==> inputs of run a <==
// DotProduct
module DotProduct(  
  input         clock,  
  input  [7:0]  io_a_0,
  input  [7:0]  io_a_1,
  input  [7:0]  io_a_2,
  input  [7:0]  io_a_3,
  input  [7:0]  io_a_4,
  input  [7:0]  io_a_5,
  input  [7:0]  io_a_6,
  input  [7:0]  io_a_7,
  input  [7:0]  io_a_8,
  input  [7:0]  io_a_9,
  input  [7:0]  io_a_10,
  input  [7:0]  io_a_11,
  input  [7:0]  io_a_12,
  input  [7:0]  io_a_13,
  input  [7:0]  io_a_14,
  input  [7:0]  io_a_15,
  input  [7:0]  io_b_0,  
  input  [7:0]  io_b_1,  
  input  [7:0]  io_b_2,  
  input  [7:0]  io_b_3,  
  input  [7:0]  io_b_4,  
  input  [7:0]  io_b_5,  
  input  [7:0]  io_b_6,  
  input  [7:0]  io_b_7,  
  input  [7:0]  io_b_8,  
  input  [7:0]  io_b_9,  
  input  [7:0]  io_b_10,  
  input  [7:0]  io_b_11,  
  input  [7:0]  io_b_12,  
  input  [7:0]  io_b_13,  
  input  [7:0]  io_b_14,  
  input  [7:0]  io_b_15,  
  output [20:0] io_y  
);
Settings: LEC_CHECK=0, ABC_AREA=1, CAP_MARGIN=5, CORE_MARGIN=2, CORE_UTILIZATION=58, GPL_TIMING_DRIVEN=1, PLACE_DENSITY_LB_ADDON=0.06, SLEW_MARGIN=40; clock period 3.48 ns.
run.sh (not shown) runs the stock make flow with config.mk's settings and CLKGATE_MAP_FILE=.
==> run b: changes against run a <==
ABC_AREA = not set   (was 1)
CAP_MARGIN = 20   (was 5)
CORE_UTILIZATION = 40   (was 58)
GPL_TIMING_DRIVEN = not set   (was 1)
PLACE_DENSITY_LB_ADDON = not set   (was 0.06)
SLEW_MARGIN = 20   (was 40)
==> flow/constraint.sdc (replaced) <==
create_clock -name core_clock -period 5.0 [get_ports {clock}]
set_input_delay 1.0000 -clock core_clock [delete_from_list [all_inputs] [get_ports {clock}]]
set_output_delay 1.0000 -clock core_clock [all_outputs]
set_load 0.01 [all_outputs]
==> deck_impl_summary.md <==
Flow Results at a Glance

Finish
  – Logic area: 45700 um^2
  – Multi-input gates: approximately 4700
  – Clock buf count: between 100 and 150

Power and ir drop
  – Peak supply drop: 740 uV
  – Clock network fraction of total power: 14.6%
  – Psw: approximately 22 mW

Min path
  – Worst hold start: a_0_5.rA[0]

Setup path
  – CP Launch Point: a_3_0.rB[0]
  – Crit end category: primary output
  – Reg2reg end: a_0_3.rA[14]

Synth
  – Distinct lib cells: approximately 74
  – Post-synth area hogs: fa_1, dfxtp_1, ha_1, inv_1, and2_1

STA
  – Minimum clock period: between 4000 and 5000 ps
  – Setup slack after layout: 295 ps

Global route
  – Vias in the first global route: about 47000
  – Tot GR Track Use: about 17%

Status
  – Status: finished clean

Clock network
  – Cts bufs inserted: 94
  – Resized cells post-CTS: 1
That was run b.
==> deck_impl_summary.md <==
Flow Results at a Glance

Power and ir drop
  – Psw: ~46 mW
  – Peak supply drop: roughly 650 uV

Clock network
  – Resized cells post-CTS: about 1000

STA
  – Minimum clock period: ~3800 ps
  – Setup slack after layout: -347 ps
  – Final setup viols: about 130

Status
  – Status: failed layout checks
  – SO Faults: setup timing

Finish
  – Multi-input gates: just over 6000
  – Logic area: ~53000 um^2

Global route
  – Vias in the first global route: approximately 63000

Setup path
  – CP Launch Point: m_7.rA[7]
That was run a.

========
==> amber <==
DotProduct again, from the RTL that the note above started with.
Design DotProduct, start of the top module:
module DotProduct(  
  input         clock,  
  input  [7:0]  io_a_0,
  input  [7:0]  io_a_1,
  input  [7:0]  io_a_2,
  input  [7:0]  io_a_3,
  input  [7:0]  io_a_4,
  input  [7:0]  io_a_5,
  input  [7:0]  io_a_6,
  input  [7:0]  io_a_7,
  input  [7:0]  io_a_8,
  input  [7:0]  io_a_9,
  input  [7:0]  io_a_10,
  input  [7:0]  io_a_11,
  input  [7:0]  io_a_12,
  input  [7:0]  io_a_13,
  input  [7:0]  io_a_14,
  input  [7:0]  io_a_15,
  input  [7:0]  io_b_0,  
  input  [7:0]  io_b_1,  
  input  [7:0]  io_b_2,  
  input  [7:0]  io_b_3,  
  input  [7:0]  io_b_4,  
  input  [7:0]  io_b_5,  
  input  [7:0]  io_b_6,  
  input  [7:0]  io_b_7,  
  input  [7:0]  io_b_8,  
  input  [7:0]  io_b_9,  
  input  [7:0]  io_b_10,  
  input  [7:0]  io_b_11,  
  input  [7:0]  io_b_12,  
  input  [7:0]  io_b_13,  
  input  [7:0]  io_b_14,  
  input  [7:0]  io_b_15,  
  output [20:0] io_y  
);
  wire  m_0_clock;  
  wire [7:0] m_0_io_a;  
  wire [7:0] m_0_io_b;  
  wire [15:0] m_0_io_c;  
  wire [16:0] m_0_io_y;  
  wire  m_1_clock;  
  wire [7:0] m_1_io_a;  
  wire [7:0] m_1_io_b;  
  wire [15:0] m_1_io_c;  
  wire [16:0] m_1_io_y;  
  wire  m_2_clock;  
  wire [7:0] m_2_io_a;  
  wire [7:0] m_2_io_b;  
  wire [15:0] m_2_io_c;  
  wire [16:0] m_2_io_y;  
  wire  m_3_clock;  
  wire [7:0] m_3_io_a;  
  wire [7:0] m_3_io_b;  
  wire [15:0] m_3_io_c;  
  wire [16:0] m_3_io_y;  
  wire  m_4_clock;  
  wire [7:0] m_4_io_a;  
  wire [7:0] m_4_io_b;  
  wire [15:0] m_4_io_c;  
  wire [16:0] m_4_io_y;  
  wire  m_5_clock;  
  wire [7:0] m_5_io_a;  
  wire [7:0] m_5_io_b;  
  wire [15:0] m_5_io_c;  
  wire [16:0] m_5_io_y;  
  wire  m_6_clock;  
  wire [7:0] m_6_io_a;  
  ...
clock: 5.0 ns
lec_check: 0
cap_margin: 30
core_aspect_ratio: 1.05
core_margin: 7
core_utilization: 51
cts_cluster_size: 16
gpl_timing_driven: 0
min_routing_layer: met1
slew_margin: 40
tns_end_percent: 95
==> inputs of harbor, as changes to amber <==
Settings changed: CAP_MARGIN 30 to 20, CORE_ASPECT_RATIO 1.05 to unset, CORE_MARGIN 7 to 2, CORE_UTILIZATION 51 to 8, CTS_CLUSTER_SIZE 16 to unset, GPL_TIMING_DRIVEN 0 to unset, MIN_ROUTING_LAYER met1 to unset, SLEW_MARGIN 40 to 20, TNS_END_PERCENT 95 to unset.
==> flow/constraint.sdc (replaced) <==
create_clock -name core_clock -period 5.84 [get_ports {clock}]
set_input_delay 1.1680 -clock core_clock [delete_from_list [all_inputs] [get_ports {clock}]]
set_output_delay 1.1680 -clock core_clock [all_outputs]
set_load 0.01 [all_outputs]
==> inputs of xenon, as changes to amber <==
Settings changed: CAP_MARGIN 30 to 20, CORE_ASPECT_RATIO 1.05 to unset, CORE_MARGIN 7 to 2, CORE_UTILIZATION 51 to 71, CTS_CLUSTER_SIZE 16 to unset, GPL_TIMING_DRIVEN 0 to unset, MIN_ROUTING_LAYER met1 to unset, SETUP_SLACK_MARGIN set to -0.24, SLEW_MARGIN 40 to 20, TNS_END_PERCENT 95 to unset.
==> flow/constraint.sdc (replaced) <==
create_clock -name core_clock -period 3.21 [get_ports {clock}]
set_input_delay 0.6420 -clock core_clock [delete_from_list [all_inputs] [get_ports {clock}]]
set_output_delay 0.6420 -clock core_clock [all_outputs]
set_load 0.01 [all_outputs]
==> reports/qor_table.md <==
| Step | Quantity | Reported |
| --- | --- | --- |
| outcome | Outcome | finished with violations |
| outcome | Failed Checks | setup timing |
| final timing | Final worst slack | -1180 ps |
| routing | Detail Route met2 WL | 93.4 mm |
| placement | Placed cells | 9103 |
| worst setup path | Worst Path Max Fanout | 5 |
| pwr | Cell-internal power | 52900 uW |
| pwr | Seq group | 15500 uW |
| layout | Logic area | 0.0497 sq mm |
| final timing | Final Setup Violations | 183 |
| worst setup path | Arrival time reported for the critical path endpoint | 4940 ps |
[end of results for xenon]
==> reports/qor_table.md <==
| Step | Quantity | Reported |
| --- | --- | --- |
| routing | Diode insertion count for antenna repair | 22 |
| clocking | Clock input transition at the sequential cells of the worst setup and hold paths | 60 ps |
| synthesis | Top logic cell family in the synthesized netlist | adder cells |
| pwr | Seq group | 9080 uW |
| worst setup path | Worst Path Max Fanout | 6 |
| min path | Worst min path class | reg2reg |
| placement | Placed cells | 18100 |
| routing | Per-cell via count in the routed design | 2.52 |
| global route | Wire length of the first global-routing pass | 292 mm |
| final timing | Final Setup Violations | 0 |
| final timing | Final worst slack | 484 ps |
| routing | Detail Route met2 WL | 86.6 mm |
| run | Count of tool warnings | 27 |
| outcome | Outcome | no timing/DRC/antenna violations |
| placement | Total placed instance area | 0.0828 sq mm |
| pwr | Portion of total power attributed to the clock network | 15.1% |
| floorplan | Share of the core filled by cells before placement | 8.02% |
| pwr | Cell-internal power | 23900 uW |
| global route | Largest net degree at the start of global routing | 16 |
| pwr | Maximum VDD drop | 0.370 mV |
| worst setup path | Arrival time reported for the critical path endpoint | 4190 ps |
[end of results for harbor]
==> reports/qor_table.md <==
| Step | Quantity | Reported |
| --- | --- | --- |
| outcome | Outcome | no timing/DRC/antenna violations |
| final timing | Final Setup Violations | 0 |
| placement | Worst setup slack after placement | 111 ps |
| placement | Placed cells | 8877 |
| placement | Total placed instance area | 0.0712 sq mm |
| pwr | Cell-internal power | 27400 uW |
| layout | Logic area | 0.0457 sq mm |
| worst setup path | Worst Path Max Fanout | 3 |
| routing | Detail Route met2 WL | 63.8 mm |
| worst setup path | Arrival time reported for the critical path endpoint | 3720 ps |
| floorplan | # Taps | 1712 |
| placement | Weighted congestion reported at the end of routability-driven placement | 0.852 |
| final timing | Final worst slack | 283 ps |
[end of results for amber]

========
==> nickel <==
Starting RTL as in the previous note.
export LEC_CHECK = 0
export ABC_AREA = 0
export CAP_MARGIN = 30
export CORE_ASPECT_RATIO = 1.05
export CORE_MARGIN = 5
export CORE_UTILIZATION = 46
export CTS_CLUSTER_SIZE = 16
export GPL_TIMING_DRIVEN = 0
export MAX_ROUTING_LAYER = met4
export MIN_ROUTING_LAYER = met2
export SLEW_MARGIN = 40
export TNS_END_PERCENT = 95
create_clock -name core_clock -period 5.0 [get_ports {clock}]
==> lagoon (differences from nickel) <==
Settings changed: ABC_AREA 0 to unset, CORE_ASPECT_RATIO 1.05 to unset, CORE_MARGIN 5 to 2, CORE_UTILIZATION 46 to 72, CTS_CLUSTER_SIZE 16 to unset, GPL_TIMING_DRIVEN 0 to unset, MIN_ROUTING_LAYER met2 to unset, SLEW_MARGIN 40 to 20, TNS_END_PERCENT 95 to unset.
==> flow/constraint.sdc (replaced) <==
create_clock -name core_clock -period 3.79 [get_ports {clock}]
set_input_delay 0.7580 -clock core_clock [delete_from_list [all_inputs] [get_ports {clock}]]
set_output_delay 0.7580 -clock core_clock [all_outputs]
set_load 0.01 [all_outputs]
==> comparison table <==
|  | lagoon | nickel |
|---|---|---|
| End point of the most critical hold path | a_2_1.rB[0] | a_1_2.rA[0] |
| Routed via count | 54600 | 61800 |
| Core area | 91500 um^2 | 143000 um^2 |
| Status | finished with violations | finished clean |
| Layout check failures | negative setup slack | - |
| Final total power | 81700 uW | 49900 uW |
| Latest clock arrival within the worst-skew pair | 0.70 ns | 0.72 ns |
| Number of antenna violations at the first check in global routing | 10 | 0 |
| # nets final | 9867 | 9128 |
| Detailed router's first-iteration violation count | 4448 | 6529 |
| Layout Cell Area excl Fill | 84000 um^2 | 74700 um^2 |
| Unrepaired setup endpoints after global routing | yes | no |
| Library cell contributing the largest single delay on the critical path | fa_1 | clkdlybuf4s50_1 |
| Die Ht | 308 um | 399 um |
| Register cell area after layout | 15800 um^2 | 15200 um^2 |
No activity file was given, so power comes from the tool's default toggle rates.
